==> job 7160 <==
## digital_loc
module digital_loc(
    input key_a,
    input key_b,
    input key_c,
    input key_d,
    input reset,
	 input clk,
    output [6:0] postion_state,
	 output  [3:0] x,
	 output reg [1:0] Led2,
	 output  [3:0] selector,
	 output reg dot,
	 output S_CLK,
	 output LR_CLK,
	 output M_CLK,
	 output  Sin
    );
	  wire tick;
	 reg [3:0] min2; reg[3:0] min1; reg[2:0] H1; reg [3:0] H2;
	 reg [3:0] A_min2; reg [3:0] A_min1; reg [1:0] A_H1; reg [3:0] A_H2;
	 reg [5:0] sec;
	 ClockDivider twohundredHZ(clk, tick, reset);
	 wire tempa, tempb, tempc, tempd;
	 Debouncing a(key_a,clk,tick,reset,tempa),
					b(key_b,clk,tick,reset,tempb),
					c(key_c,clk,tick,reset,tempc),
					d(key_d,clk,tick,reset,tempd);
	 wire tempAA,tempBB,tempCC,tempDD;
	Rising_Edge_Detector		AA(tempa,clk,tick,reset,tempAA),
									BB(tempb,clk,tick,reset,tempBB),
									CC(tempc,clk,tick,reset,tempCC),
									DD(tempd,clk,tick,reset,tempDD);
integer interal_counter;
reg alarm_sound;
reg [20:0] old_value;
reg condition_alarm;
 reg [3:0] state, nextState;
parameter state_Clock=4'b0001        ,state_Adjust_min2= 4'b0010;
parameter state_Adjust_min1= 4'b0011 ,state_Adjust_H2= 4'b0100;
parameter state_Adjust_H1= 4'b0101   ,state_Adjust_Amin2= 4'b0110;
  ...
make LEC_CHECK=0 ABC_AREA=1 CAP_MARGIN=20 CELL_PAD_IN_SITES_GLOBAL_PLACEMENT=0 CORE_MARGIN=2 CORE_UTILIZATION=72 CTS_CLUSTER_DIAMETER=68 GPL_TIMING_DRIVEN=1 HOLD_SLACK_MARGIN=0.3 MIN_ROUTING_LAYER=met1 PLACE_DENSITY=0.35 SETUP_SLACK_MARGIN=0.75 SLEW_MARGIN=20 finish   # period 2.95 ns
run.sh (not shown) runs the stock make flow with config.mk's settings and CLKGATE_MAP_FILE=.
==> inputs of job 7027, as changes to job 7160 <==
ABC_AREA = unset   (was 1)
CORE_UTILIZATION = 71   (was 72)
CTS_CLUSTER_DIAMETER = 32   (was 68)
HOLD_SLACK_MARGIN = unset   (was 0.3)
PLACE_DENSITY = unset   (was 0.35)
SETUP_SLACK_MARGIN = -0.18   (was 0.75)
==> flow/constraint.sdc (replaced) <==
create_clock -name core_clock -period 2.98 [get_ports {clk}]
set_input_delay 0.5960 -clock core_clock [delete_from_list [all_inputs] [get_ports {clk}]]
set_output_delay 0.5960 -clock core_clock [all_outputs]
set_load 0.01 [all_outputs]
==> reports/qor.csv <==
stage;metric;value;unit
status;outcome;complete, but fails checks;
status;so_faults;negative setup slack;
routing;wl_per_cell;18.3;um
yosys;compound_area_share;10.1;%
clocking;cts_hold_buf;1;
sta;setup_violations;4;
cells_and_area;num-fill-cells;1314;
routing;dr_wl_met2;26.2;mm
sta;fin_crit_sh;101;%
sta;hold_viol;0;
routing;initialDrtViolationCount;2663;
cells_and_area;multi_input_comb_cells;1913;
power_and_ir_drop;p_switching;0.00170;W
routing;routed_wl;55.0;mm
sta;final_critical_path_setup_slack;-0.0402;ns
The numbers above come from job 7160.

==> reports/qor.csv <==
stage;metric;value;unit
yosys;compound_area_share;14.3;%
sta;fin_crit_sh;105;%
clocking;clockRootBuffer;clkbuf_16;
sta;whs;-0.00793;ns
sta;setup_violations;5;
status;outcome;complete, but fails checks;
power_and_ir_drop;power-top-group;the clock network;
sta;final_critical_path_setup_slack;-0.147;ns
routing;wl_per_cell;18.3;um
yosys;yosys.area.top_type;dfrtp_1;
sta;hold_viol;3;
power_and_ir_drop;p_switching;0.00208;W
routing;initialDrtViolationCount;1284;
setup_path;r2r-end;H2[0]$_DFFE_PN0P_;
cells_and_area;multi_input_comb_cells;1410;
status;so_faults;negative hold slack, negative setup slack;
The numbers above come from job 7027.


---

==> 09-28: inputs <==
Starting RTL as in the previous note.
// digital_loc
module digital_loc(
    input key_a,
    input key_b,
    input key_c,
    input key_d,
    input reset,
	 input clk,
    output [6:0] postion_state,
	 output  [3:0] x,
	 output reg [1:0] Led2,
	 output  [3:0] selector,
	 output reg dot,
	 output S_CLK,
	 output LR_CLK,
	 output M_CLK,
	 output  Sin
    );
==> flow/config.mk <==
export PLATFORM = sky130hd
export DESIGN_NAME = digital_loc
export DESIGN_NICKNAME = digital_loc
export VERILOG_FILES = /design/flow/design.v
export SDC_FILE = /design/flow/constraint.sdc
export NUM_CORES = 4
export LEC_CHECK = 0
export ABC_AREA = 1
export CAP_MARGIN = 20
export CORE_MARGIN = 2
export CORE_UTILIZATION = 72
export CTS_CLUSTER_DIAMETER = 362
export CTS_CLUSTER_SIZE = 15
export HOLD_SLACK_MARGIN = 0.3
export PLACE_DENSITY_LB_ADDON = 0.01
export SETUP_SLACK_MARGIN = 0.35
export SLEW_MARGIN = 20
==> flow/constraint.sdc <==
create_clock -name core_clock -period 2.95 [get_ports {clk}]
set_input_delay 0.5900 -clock core_clock [delete_from_list [all_inputs] [get_ports {clk}]]
set_output_delay 0.5900 -clock core_clock [all_outputs]
set_load 0.01 [all_outputs]
==> 10-19 (differences from 09-28) <==
ABC_AREA = not set   (was 1)
CORE_UTILIZATION = 40   (was 72)
CTS_CLUSTER_DIAMETER = not set   (was 362)
CTS_CLUSTER_SIZE = not set   (was 15)
HOLD_SLACK_MARGIN = not set   (was 0.3)
PLACE_DENSITY_LB_ADDON = not set   (was 0.01)
SETUP_SLACK_MARGIN = not set   (was 0.35)
==> flow/constraint.sdc (replaced) <==
create_clock -name core_clock -period 5.3 [get_ports {clk}]
set_input_delay 1.0600 -clock core_clock [delete_from_list [all_inputs] [get_ports {clk}]]
set_output_delay 1.0600 -clock core_clock [all_outputs]
set_load 0.01 [all_outputs]
==> run_results.csv <==
group,metric,value,unit
synth,syn-cell-area,0.0160,mm^2
power_and_ir_drop,power_density,237,mW/mm^2
worst_setup_path,worstRegToRegCells,6,
worst_setup_path,critPathCapture,"postion_state[0]",
worst_setup_path,regToRegEndpoint,"old_value[11]$_DFFE_PN0P_",
finish,buf_share,2.09,%
run_status,status,"timing/DRC/antenna clean",
worst_setup_path,critPathLaunch,"H1[0]$_DFFE_PN0P_",
-- figures above: 10-19

==> run_results.csv <==
group,metric,value,unit
worst_setup_path,critPathCapture,"postion_state[1]",
worst_hold_path,holdPathStages,2,
worst_setup_path,regToRegEndpoint,"interal_counter[21]$_DFFE_PN0P_",
sta,hold_violations,0,
worst_setup_path,worstRegToRegCells,12,
sta,clock.fmax,0.350,GHz
synth,syn-cell-area,0.0174,mm^2
power_and_ir_drop,power_density,317,mW/mm^2
run_status,status,"timing/DRC/antenna clean",
worst_setup_path,critPathLaunch,"print_satus.clock_only.Q[0]$_DFFE_PN0P_",
-- figures above: 09-28

Power figures rest on the tool's default switching activity, not on a simulated workload.
